==> inputs of job 4224 <==
// multiplier
module multiplier (
    output Ready,
    output Valid,
    output [31:0] R,
    input [15:0] X,
    input [15:0] Y,
    input Clk,
    input Rst
);
    wire [31:0] tmpR;
    Mul mul_1 (tmpR, X, Y);
    Outputer o_0 (Ready, Valid, R, tmpR, Clk, Rst);
endmodule
==> flow/config.mk <==
export PLATFORM = sky130hd
export DESIGN_NAME = multiplier
export DESIGN_NICKNAME = multiplier
export VERILOG_FILES = /design/flow/design.v
export SDC_FILE = /design/flow/constraint.sdc
export NUM_CORES = 4
export LEC_CHECK = 0
export ABC_AREA = 1
export CAP_MARGIN = 20
export CORE_MARGIN = 2
export CORE_UTILIZATION = 63
export CTS_CLUSTER_DIAMETER = 245
export GPL_ROUTABILITY_DRIVEN = 0
export GPL_TIMING_DRIVEN = 1
export HOLD_SLACK_MARGIN = 0.08
export MAX_ROUTING_LAYER = met4
export PLACE_DENSITY_LB_ADDON = 0.01
export SLEW_MARGIN = 35
==> flow/constraint.sdc <==
create_clock -name core_clock -period 20.5 [get_ports {Clk}]
set_input_delay 4.1000 -clock core_clock [delete_from_list [all_inputs] [get_ports {Clk}]]
set_output_delay 4.1000 -clock core_clock [all_outputs]
set_load 0.01 [all_outputs]
run.sh (not shown) runs the stock make flow with config.mk's settings and CLKGATE_MAP_FILE=.
==> job 5243: changes against job 4224 <==
- ABC_AREA: 1 -> 0
- CELL_PAD_IN_SITES_DETAIL_PLACEMENT: not set -> 0
- CORE_UTILIZATION: 63 -> 50
- CTS_CLUSTER_DIAMETER: 245 -> 234
- GPL_TIMING_DRIVEN: 1 -> 0
- HOLD_SLACK_MARGIN: 0.08 -> 0.09
- PLACE_DENSITY_LB_ADDON: 0.01 -> 0.0
- SETUP_SLACK_MARGIN: not set -> 2.99
- TNS_END_PERCENT: not set -> 85
==> flow/constraint.sdc (replaced) <==
create_clock -name core_clock -period 15.0 [get_ports {Clk}]
set_input_delay 3.0000 -clock core_clock [delete_from_list [all_inputs] [get_ports {Clk}]]
set_output_delay 3.0000 -clock core_clock [all_outputs]
set_load 0.01 [all_outputs]
==> results <==
	job 5243	job 4224
Post-Route Skew	0.00413 ns	0.00494 ns
Share of synthesized area occupied by flip-flops and latches	6.90%	8.27%
Flop2flop setup slack	12.79 ns	18.41 ns
Met1 Use GR	54.2%	49.9%
Synthesized chip area reported by yosys	0.0113 mm2	0.00945 mm2
Combinational share of cell area	73.4%	70.9%
Routed Wire Length	54,900 um	32,900 um
Distinct lib cells	78	55
Number of buffers inserted to repair setup after CTS	32	0
Total sequential power	0.000101 W	0.0000740 W
GRT Overall Usage	46.8%	41.7%
Part of the cycle the worst path needs	90.4%	77.5%
Number of well taps	285	184
Share of the final layout cell area in sequential cells	5.71%	7.55%
Layout net count	1,910	1,588
Status	complete, no violations	complete, no violations
Launch instance of the worst register-to-register path	o_0.Counter[3]	o_0.Counter[1]
Adder and majority cell fraction of the synthesized area	27.1%	32.2%
Met3 Usage GRT	19.7%	14.4%
Area share of and/or/nand/nor cells after synthesis	16.2%	16.6%
Source-to-sink clock delay at the later pin of the worst-skew pair	0.30 ns	0.29 ns
Psw	0.00172 W	0.00107 W
Maximum fanout along the worst path	3	13
Data required time of the critical path	15.22 ns	20.69 ns
Part of the total power dissipated in sequential elements	3.0%	4.0%
Number of violations reported at the end of detailed-routing iteration 0	2,587	1,883

* * *

==> inputs of 07-06 <==
Starting RTL as in the previous note.
## multiplier
module multiplier (
    output Ready,
    output Valid,
    output [31:0] R,
    input [15:0] X,
    input [15:0] Y,
    input Clk,
    input Rst
);
export LEC_CHECK = 0
export ABC_AREA = 0
export CAP_MARGIN = 20
export CELL_PAD_IN_SITES_DETAIL_PLACEMENT = 0
export CORE_MARGIN = 2
export CORE_UTILIZATION = 50
export CTS_CLUSTER_DIAMETER = 119
export GPL_ROUTABILITY_DRIVEN = 0
export HOLD_SLACK_MARGIN = 0.24
export MAX_ROUTING_LAYER = met4
export PLACE_DENSITY_LB_ADDON = 0.0
export SETUP_SLACK_MARGIN = 2.99
export SLEW_MARGIN = 30
export TNS_END_PERCENT = 85
create_clock -name core_clock -period 15.0 [get_ports {Clk}]
==> 06-27 (differences from 07-06) <==
==> flow/config.mk (replaced) <==
export PLATFORM = sky130hd
export DESIGN_NAME = multiplier
export DESIGN_NICKNAME = multiplier
export VERILOG_FILES = /design/flow/design.v
export SDC_FILE = /design/flow/constraint.sdc
export NUM_CORES = 4
export LEC_CHECK = 0
export ABC_AREA = 0
export CAP_MARGIN = 20
export CORE_MARGIN = 2
export CORE_UTILIZATION = 63
export CTS_CLUSTER_DIAMETER = 126
export GPL_TIMING_DRIVEN = 1
export HOLD_SLACK_MARGIN = 0.08
export MAX_ROUTING_LAYER = met4
export PLACE_DENSITY_LB_ADDON = 0.01
export SLEW_MARGIN = 35
==> flow/constraint.sdc (replaced) <==
create_clock -name core_clock -period 20.5 [get_ports {Clk}]
set_input_delay 4.1000 -clock core_clock [delete_from_list [all_inputs] [get_ports {Clk}]]
set_output_delay 4.1000 -clock core_clock [all_outputs]
set_load 0.01 [all_outputs]
==> summary of the runs <==
- Against 07-06, the cell count of 06-27 is lower by 6.5%.
- Worst hold slack: 06-27 is better than 07-06 (0.011 ns).
- In count of clock-buffer cells in the layout, 07-06 and 06-27 do not differ.
- Against 07-06, the total power of 06-27 is smaller by 40%.
- In 06-27 the final area is smaller than in 07-06, by 7.8%.
- Against 06-27, the first-iteration DRC count of 07-06 is lower by 5.9%.

* * *

==> inputs of job 2037 <==
Starting RTL as in the previous note.
// multiplier
module multiplier (
    output Ready,
    output Valid,
    output [31:0] R,
    input [15:0] X,
    input [15:0] Y,
    input Clk,
    input Rst
);
    wire [31:0] tmpR;
    Mul mul_1 (tmpR, X, Y);
    Outputer o_0 (Ready, Valid, R, tmpR, Clk, Rst);
endmodule
Settings: LEC_CHECK=0, ABC_AREA=1, CAP_MARGIN=20, CELL_PAD_IN_SITES_DETAIL_PLACEMENT=2, CORE_MARGIN=5, CORE_UTILIZATION=64, CTS_CLUSTER_DIAMETER=245, GPL_ROUTABILITY_DRIVEN=0, GPL_TIMING_DRIVEN=1, HOLD_SLACK_MARGIN=0.08, MAX_ROUTING_LAYER=met4, PLACE_DENSITY_LB_ADDON=0.01, SLEW_MARGIN=35; clock period 20.5 ns.
==> inputs of job 2233, as changes to job 2037 <==
==> flow/config.mk (replaced) <==
export PLATFORM = sky130hd
export DESIGN_NAME = multiplier
export DESIGN_NICKNAME = multiplier
export VERILOG_FILES = /design/flow/design.v
export SDC_FILE = /design/flow/constraint.sdc
export NUM_CORES = 4
export LEC_CHECK = 0
export CAP_MARGIN = 30
export CELL_PAD_IN_SITES_DETAIL_PLACEMENT = 2
export CORE_MARGIN = 2
export CORE_UTILIZATION = 63
export MIN_ROUTING_LAYER = met1
export PLACE_DENSITY = 0.58
export SLEW_MARGIN = 20
export TNS_END_PERCENT = 90
==> flow/constraint.sdc (replaced) <==
create_clock -name core_clock -period 8.89 [get_ports {Clk}]
set_input_delay 1.7780 -clock core_clock [delete_from_list [all_inputs] [get_ports {Clk}]]
set_output_delay 1.7780 -clock core_clock [all_outputs]
set_load 0.01 [all_outputs]
==> inputs of job 5603, as changes to job 2037 <==
==> flow/config.mk (replaced) <==
export PLATFORM = sky130hd
export DESIGN_NAME = multiplier
export DESIGN_NICKNAME = multiplier
export VERILOG_FILES = /design/flow/design.v
export SDC_FILE = /design/flow/constraint.sdc
export NUM_CORES = 4
export LEC_CHECK = 0
export ABC_AREA = 1
export CAP_MARGIN = 20
export CORE_MARGIN = 2
export CORE_UTILIZATION = 70
export CTS_CLUSTER_DIAMETER = 29
export SETUP_SLACK_MARGIN = 2.14
export SLEW_MARGIN = 20
==> flow/constraint.sdc (replaced) <==
create_clock -name core_clock -period 8.75 [get_ports {Clk}]
set_input_delay 1.7500 -clock core_clock [delete_from_list [all_inputs] [get_ports {Clk}]]
set_output_delay 1.7500 -clock core_clock [all_outputs]
set_load 0.01 [all_outputs]
==> inputs of job 4504, as changes to job 2037 <==
==> flow/config.mk (replaced) <==
export PLATFORM = sky130hd
export DESIGN_NAME = multiplier
export DESIGN_NICKNAME = multiplier
export VERILOG_FILES = /design/flow/design.v
export SDC_FILE = /design/flow/constraint.sdc
export NUM_CORES = 4
export LEC_CHECK = 0
export CAP_MARGIN = 20
export CORE_MARGIN = 2
export CORE_UTILIZATION = 68
export CTS_CLUSTER_SIZE = 88
export HOLD_SLACK_MARGIN = -0.08
export SLEW_MARGIN = 20
export TNS_END_PERCENT = 5
==> flow/constraint.sdc (replaced) <==
create_clock -name core_clock -period 11.9 [get_ports {Clk}]
set_input_delay 2.3800 -clock core_clock [delete_from_list [all_inputs] [get_ports {Clk}]]
set_output_delay 2.3800 -clock core_clock [all_outputs]
set_load 0.01 [all_outputs]
==> results <==
| item | job 5603 | job 2233 | job 4504 | job 2037 |
|---|---|---|---|---|
| Final estimated routing congestion in global placement | 1.14 | 1.11 | 1.15 | - |
| XOR-XNOR Cells, Area Fraction | 0.0314 | 0.0665 | 0.0665 | 0.0314 |
| Number of nets at floorplan | 1570 | 1802 | 1802 | 1570 |
| Horizontal die size | 120 um | 138 um | 133 um | 132 um |
| Compound-cell area share of the yosys netlist | 0.256 | 0.302 | 0.302 | 0.256 |
| Mux contribution to synthesized area | 0 | 0.0178 | 0.0178 | 0 |
| Total die size | 14500 um^2 | 19100 um^2 | 17700 um^2 | 17300 um^2 |
| Std-Cell Core Area | 13200 um^2 | 17800 um^2 | 16400 um^2 | 14500 um^2 |
| Area share of the leading cell type in the synthesized netlist | 0.182 | 0.152 | 0.152 | 0.182 |
| Syn Area/Cell | 7.03 um^2 | 7.19 um^2 | 7.19 um^2 | 7.03 um^2 |
| Number of distinct library cell variants in the gate-level netlist after synthesis | 55 | 78 | 78 | 55 |
| Vertical extent of the die | 120 um | 138 um | 133 um | 132 um |
| Placement Setup Slack | -3.39 ns | - | -1.67 ns | - |
| Core utilization before placement | 0.717 | 0.637 | 0.691 | 0.650 |
| Part of the Yosys area used for sequential elements | 0.0827 | 0.0690 | 0.0690 | 0.0827 |
| Area fraction in and, or, nand and nor cells after synthesis | 0.166 | 0.162 | 0.162 | 0.166 |
| Number of core rows | 42 | 49 | 47 | 44 |
| Mapped Cells | 1344 | 1576 | 1576 | 1344 |
| Mapped cell area | 9450 um^2 | 11300 um^2 | 11300 um^2 | 9450 um^2 |
| Outcome | did not finish | did not finish | finished with violations | did not finish |
| Last stage reached | 4_1_cts | 3_5_place_dp | - | 3_5_place_dp |
| Violated checks | - | - | setup timing | - |
No activity file was given, so power comes from the tool's default toggle rates.
